==> v8 <==
==> flow/design.v <==
package params_pkg;
  parameter int COEFF_WIDTH    = 16;  
  parameter int DATA_WIDTH     = 12;  
  parameter int OUTPUT_WIDTH   = 16;  
  parameter int PIPELINE_DEPTH = 5;   
  parameter int NUM_TAPS       = 16;  
  parameter int INPUT_FRAC     = 11;  
  parameter int COEFF_FRAC     = 14;  
  parameter int OUTPUT_FRAC    = 14;  
  parameter int ACC_WIDTH      = 32;  
  localparam int PROD_WIDTH = DATA_WIDTH + COEFF_WIDTH;  
  localparam int SHIFT_RIGHT = (INPUT_FRAC + COEFF_FRAC) - OUTPUT_FRAC;  
  typedef logic signed [DATA_WIDTH-1:0]    in_t;
  typedef logic signed [COEFF_WIDTH-1:0]  coeff_t;
  typedef logic signed [PROD_WIDTH-1:0]   prod_t;
  typedef logic signed [ACC_WIDTH-1:0]    acc_t;
  typedef logic signed [OUTPUT_WIDTH-1:0] out_t;
  localparam logic [NUM_TAPS*COEFF_WIDTH-1:0] COEFF_ROM = {
    -16'sd28,
    -16'sd1014,
    -16'sd1589,
    -16'sd1638,
    -16'sd1153,
    -16'sd261,
    16'sd790,
    16'sd1710,
    16'sd2177,
    16'sd2110,
    16'sd1594,
    16'sd845,
    16'sd184,
    -16'sd179,
    -16'sd226,
    -16'sd116
  };
endpackage
import params_pkg::*;
module algorithm_core (
  input  logic                 clk,
  input  logic                 rst_n,
  input  logic                 s_valid,
  output logic                 s_ready,
  input  params_pkg::in_t      s_data,
  output logic                 m_valid,
  input  logic                 m_ready,
  output params_pkg::out_t     m_data
);
  assign s_ready = 1'b1;
  logic signed [DATA_WIDTH-1:0] samples [0:NUM_TAPS-1];
  logic valid_pipe [0:PIPELINE_DEPTH];
  logic signed [PROD_WIDTH-1:0] prods_comb [0:NUM_TAPS-1];
  params_pkg::acc_t prod_ext_comb [0:NUM_TAPS-1];
  params_pkg::acc_t stage_prod_reg   [0:NUM_TAPS-1];  
  params_pkg::acc_t stage_sum8_reg   [0:8-1];        
  params_pkg::acc_t stage_sum4_reg   [0:4-1];        
  params_pkg::acc_t stage_sum2_reg   [0:2-1];        
  params_pkg::acc_t stage_final_reg;                 
  genvar i;
  generate
    for (i = 0; i < NUM_TAPS; i++) begin : PROD_COMB
      always_comb begin
        prods_comb[i] = $signed(samples[i]) * $signed(COEFF_ROM[i*COEFF_WIDTH +: COEFF_WIDTH]);
        prod_ext_comb[i] = $signed({{(ACC_WIDTH-PROD_WIDTH){prods_comb[i][PROD_WIDTH-1]}}, prods_comb[i]});
      end
    end
  endgenerate
  integer idx;
  always_ff @(posedge clk or negedge rst_n) begin
    if (!rst_n) begin
      for (idx = 0; idx < NUM_TAPS; idx = idx + 1) begin
        samples[idx] <= '0;
      end
      for (idx = 0; idx <= PIPELINE_DEPTH; idx = idx + 1) begin
        valid_pipe[idx] <= 1'b0;
      end
      for (idx = 0; idx < NUM_TAPS; idx = idx + 1) begin
        stage_prod_reg[idx] <= '0;
      end
      for (idx = 0; idx < 8; idx = idx + 1) begin
        stage_sum8_reg[idx] <= '0;
      end
      for (idx = 0; idx < 4; idx = idx + 1) begin
        stage_sum4_reg[idx] <= '0;
      end
      for (idx = 0; idx < 2; idx = idx + 1) begin
        stage_sum2_reg[idx] <= '0;
      end
      stage_final_reg <= '0;
    end else begin
      if (s_valid && s_ready) begin
        for (idx = NUM_TAPS-1; idx >= 1; idx = idx - 1) begin
          samples[idx] <= samples[idx-1];
        end
        samples[0] <= s_data;
      end
      valid_pipe[0] <= s_valid & s_ready;
      for (idx = 0; idx < PIPELINE_DEPTH; idx = idx + 1) begin
        valid_pipe[idx+1] <= valid_pipe[idx];
      end
      for (idx = 0; idx < NUM_TAPS; idx = idx + 1) begin
        stage_prod_reg[idx] <= prod_ext_comb[idx];
      end
      for (idx = 0; idx < 8; idx = idx + 1) begin
        stage_sum8_reg[idx] <= stage_prod_reg[2*idx] + stage_prod_reg[2*idx + 1];
      end
      for (idx = 0; idx < 4; idx = idx + 1) begin
        stage_sum4_reg[idx] <= stage_sum8_reg[2*idx] + stage_sum8_reg[2*idx + 1];
      end
      for (idx = 0; idx < 2; idx = idx + 1) begin
        stage_sum2_reg[idx] <= stage_sum4_reg[2*idx] + stage_sum4_reg[2*idx + 1];
      end
      stage_final_reg <= stage_sum2_reg[0] + stage_sum2_reg[1];
    end
  end
  logic signed [ACC_WIDTH-1:0] shifted_acc;
  always_comb begin
    if (SHIFT_RIGHT >= 0)
      shifted_acc = $signed(stage_final_reg) >>> SHIFT_RIGHT;
    else
      shifted_acc = $signed(stage_final_reg) <<< (-SHIFT_RIGHT);
  end
  assign m_data  = params_pkg::out_t'(shifted_acc[OUTPUT_WIDTH-1:0]);
  assign m_valid = valid_pipe[PIPELINE_DEPTH];
endmodule
import params_pkg::*;
module algorithm_top (
  input  logic                 clk,
  input  logic                 rst_n,
  input  logic                 s_valid,
  output logic                 s_ready,
  input  params_pkg::in_t      s_data,
  output logic                 m_valid,
  input  logic                 m_ready,
  output params_pkg::out_t     m_data
);
  algorithm_core u_core (
    .clk      (clk),
    .rst_n    (rst_n),
    .s_valid  (s_valid),
    .s_ready  (s_ready),
    .s_data   (s_data),
    .m_valid  (m_valid),
    .m_ready  (m_ready),
    .m_data   (m_data)
  );
endmodule
==> flow/run.sh <==
#!/bin/bash
# the make line also repeats each setting of config.mk as NAME=value (left out here)
make -C /OpenROAD-flow-scripts/flow DESIGN_CONFIG=/design/flow/config.mk WORK_HOME=/design/flow/orfs CLKGATE_MAP_FILE= finish
==> flow/config.mk <==
export PLATFORM = sky130hd
export DESIGN_NAME = algorithm_top
export DESIGN_NICKNAME = algorithm_top
export VERILOG_FILES = /design/flow/design.v
export SDC_FILE = /design/flow/constraint.sdc
export NUM_CORES = 4
export LEC_CHECK = 0
export CAP_MARGIN = 40
export CORE_MARGIN = 2
export CORE_UTILIZATION = 72
export CTS_CLUSTER_DIAMETER = 320
export CTS_CLUSTER_SIZE = 15
export PLACE_DENSITY_LB_ADDON = 0.0
export SETUP_SLACK_MARGIN = 0.22
export SLEW_MARGIN = 20
==> flow/constraint.sdc <==
create_clock -name core_clock -period 1.57 [get_ports {clk}]
set_input_delay 0.3140 -clock core_clock [delete_from_list [all_inputs] [get_ports {clk}]]
set_output_delay 0.3140 -clock core_clock [all_outputs]
set_load 0.01 [all_outputs]
==> inputs of v6, as changes to v8 <==
ABC_AREA = 1   (was not set)
CAP_MARGIN = 10   (was 40)
CELL_PAD_IN_SITES_DETAIL_PLACEMENT = 0   (was not set)
CORE_ASPECT_RATIO = 1.38   (was not set)
CORE_UTILIZATION = 33   (was 72)
CTS_CLUSTER_DIAMETER = 397   (was 320)
CTS_CLUSTER_SIZE = not set   (was 15)
GPL_ROUTABILITY_DRIVEN = 0   (was not set)
MAX_ROUTING_LAYER = met5   (was not set)
MIN_ROUTING_LAYER = met1   (was not set)
PLACE_DENSITY_LB_ADDON = 0.01   (was 0.0)
SETUP_SLACK_MARGIN = -0.03   (was 0.22)
SLEW_MARGIN = 15   (was 20)
TNS_END_PERCENT = 40   (was not set)
==> flow/constraint.sdc (replaced) <==
create_clock -name core_clock -period 7.65 [get_ports {clk}]
set_input_delay 1.5300 -clock core_clock [delete_from_list [all_inputs] [get_ports {clk}]]
set_output_delay 1.5300 -clock core_clock [all_outputs]
set_load 0.01 [all_outputs]
==> summary of the runs <==
- Die size: v8 is smaller than v6 (60%).
- v6 went through all stages and came out clean. v8 died in global routing (5_1_grt).
- Of v8 and v6, v6 has the higher area after synthesis (gap 13%, measured against v6).
- Against v6, the synthesized cell count of v8 is smaller by about 33%.
==> figures <==
Status: v6 complete, no violations; v8 did not finish
Failing step: v6 -; v8 global routing (5_1_grt)
Buffers inserted by post-CTS timing repair: v6 0; v8 83
Mapped Cells: v6 11,200; v8 7,508
Post-synth mux share: v6 0.000255; v8 0.0115
Post-place instance area: v6 0.0929 mm2; v8 0.0986 mm2
Area share of and-or/or-and cells after synthesis: v6 0.0606; v8 0.116
Number of standard cells reported by yosys: v6 11,200; v8 7,508
Area figure in the yosys stat output: v6 0.0882 mm2; v8 0.0771 mm2
Largest type area fraction: v6 0.258; v8 0.295
XOR Share, Synth: v6 0.0417; v8 0.0666
Rows: v6 223; v8 120
Die Height: v6 611 um; v8 331 um
Total nets after synthesis: v6 13,200; v8 9,467
Most instantiated library cell after synthesis: v6 nand2_1; v8 ha_1
Quantity of gates resized following cts: v6 0; v8 360
Mapped Avg Cell Area: v6 7.85 um2; v8 10.3 um2
Effective utilization at floorplan: v6 0.331; v8 0.723
Core area: v6 0.267 mm2; v8 0.107 mm2
Number of buffers created by CTS: v6 110; v8 70
Die width: v6 444 um; v8 331 um
Sequential fraction of the synthesis area: v6 0.258; v8 0.295
AND/OR/NAND/NOR Cells, Area Fraction: v6 0.214; v8 0.0698
Cell total after placement: v6 14,700; v8 10,800

==> 08-07 <==
RTL: the design.v shown in full above, as it stands there.
make LEC_CHECK=0 CAP_MARGIN=10 CELL_PAD_IN_SITES_DETAIL_PLACEMENT=2 CORE_ASPECT_RATIO=1.38 CORE_MARGIN=2 CORE_UTILIZATION=33 CTS_CLUSTER_DIAMETER=397 GPL_ROUTABILITY_DRIVEN=0 MAX_ROUTING_LAYER=met4 PLACE_DENSITY_LB_ADDON=0.11 SETUP_SLACK_MARGIN=-0.03 SLEW_MARGIN=15 TNS_END_PERCENT=40 finish   # period 7.65 ns
run.sh (not shown) runs the stock make flow with config.mk's settings and CLKGATE_MAP_FILE=.
==> 12-09 (differences from 08-07) <==
- CAP_MARGIN: 10 -> 20
- CELL_PAD_IN_SITES_DETAIL_PLACEMENT: 2 -> unset
- CORE_ASPECT_RATIO: 1.38 -> unset
- CORE_UTILIZATION: 33 -> 72
- CTS_CLUSTER_DIAMETER: 397 -> unset
- GPL_ROUTABILITY_DRIVEN: 0 -> unset
- MAX_ROUTING_LAYER: met4 -> unset
- PLACE_DENSITY: unset -> 0.64
- PLACE_DENSITY_LB_ADDON: 0.11 -> unset
- SETUP_SLACK_MARGIN: -0.03 -> unset
- SLEW_MARGIN: 15 -> 20
- TNS_END_PERCENT: 40 -> unset
==> flow/constraint.sdc (replaced) <==
create_clock -name core_clock -period 4.88 [get_ports {clk}]
set_input_delay 0.9760 -clock core_clock [delete_from_list [all_inputs] [get_ports {clk}]]
set_output_delay 0.9760 -clock core_clock [all_outputs]
set_load 0.01 [all_outputs]
==> 07-10 (differences from 08-07) <==
- ABC_AREA: unset -> 1
- CAP_MARGIN: 10 -> 15
- CELL_PAD_IN_SITES_DETAIL_PLACEMENT: 2 -> unset
- CORE_ASPECT_RATIO: 1.38 -> 0.65
- CORE_UTILIZATION: 33 -> 70
- CTS_CLUSTER_DIAMETER: 397 -> 317
- CTS_CLUSTER_SIZE: unset -> 40
- GPL_ROUTABILITY_DRIVEN: 0 -> 1
- MAX_ROUTING_LAYER: met4 -> unset
- PLACE_DENSITY_LB_ADDON: 0.11 -> unset
- SETUP_SLACK_MARGIN: -0.03 -> 1.01
- TNS_END_PERCENT: 40 -> unset
==> flow/constraint.sdc (replaced) <==
create_clock -name core_clock -period 3.53 [get_ports {clk}]
set_input_delay 0.7060 -clock core_clock [delete_from_list [all_inputs] [get_ports {clk}]]
set_output_delay 0.7060 -clock core_clock [all_outputs]
set_load 0.01 [all_outputs]
==> 05-12 (differences from 08-07) <==
- CAP_MARGIN: 10 -> 20
- CELL_PAD_IN_SITES_DETAIL_PLACEMENT: 2 -> unset
- CORE_ASPECT_RATIO: 1.38 -> 0.72
- CORE_UTILIZATION: 33 -> 72
- CTS_CLUSTER_DIAMETER: 397 -> 317
- GPL_ROUTABILITY_DRIVEN: 0 -> 1
- MAX_ROUTING_LAYER: met4 -> unset
- PLACE_DENSITY_LB_ADDON: 0.11 -> unset
- SETUP_SLACK_MARGIN: -0.03 -> -0.41
- TNS_END_PERCENT: 40 -> unset
==> flow/constraint.sdc (replaced) <==
create_clock -name core_clock -period 4.09 [get_ports {clk}]
set_input_delay 0.8180 -clock core_clock [delete_from_list [all_inputs] [get_ports {clk}]]
set_output_delay 0.8180 -clock core_clock [all_outputs]
set_load 0.01 [all_outputs]
==> flow_summary.yaml <==
# flow metrics
critical_path:
  regToRegSetupSlack_ns: 1.85
  r2r-end: "u_core.stage_prod_reg[10][21]$_DFF_PN0_"
  crit_family: "adder cells"
die:
  fp_util: 0.332
run_status:
  status: "complete, no violations"
drt:
  routed_wl_um: 216000
  wirelength_met1_um: 82100
global_routing:
  grt_pass1_vias: 62300
placement:
  place_area_mm2: 0.0812
finish:
  seq_share: 0.268
(the above is from 08-07)
==> flow_summary.yaml <==
# flow metrics
run_status:
  status: "did not finish"
  haltStage: "global routing"
  error: "[ERROR GRT-0232] Routing congestion too high. Check the congestion heatmap in the GUI."
clocking:
  clkSinkCount: 909
  clockBufferDepth: 3
die:
  die_h_um: 290
  fp_util: 0.709
  num_io_pins: 34
  std_cell_rows: 104
synth:
  edf_count: 0
  avgSynthCellArea_um2: 7.85
  ys_seq_share: 0.258
  ys_cells: 11200
global_routing:
  grt_overflow_total: 18
placement:
  place_area_mm2: 0.0985
(the above is from 07-10)
==> flow_summary.yaml <==
# flow metrics
run_status:
  status: "finished with violations"
  check-failures: "setup timing"
critical_path:
  r2r-end: "u_core.stage_prod_reg[13][23]$_DFF_PN0_"
  regToRegSetupSlack_ns: -0.94
  crit_family: "adder cells"
finish:
  seq_share: 0.249
drt:
  routed_wl_um: 211000
  wirelength_met1_um: 90500
sta:
  setup_viol: 113
  layout_setup_ws_ns: -0.936
die:
  fp_util: 0.729
global_routing:
  grt_pass1_vias: 59100
(the above is from 05-12)
==> flow_summary.yaml <==
# flow metrics
run_status:
  status: "finished with violations"
  check-failures: "setup timing"
placement:
  place_area_mm2: 0.0808
critical_path:
  regToRegSetupSlack_ns: -0.16
sta:
  layout_setup_ws_ns: -0.159
  setup_viol: 3
(the above is from 12-09)
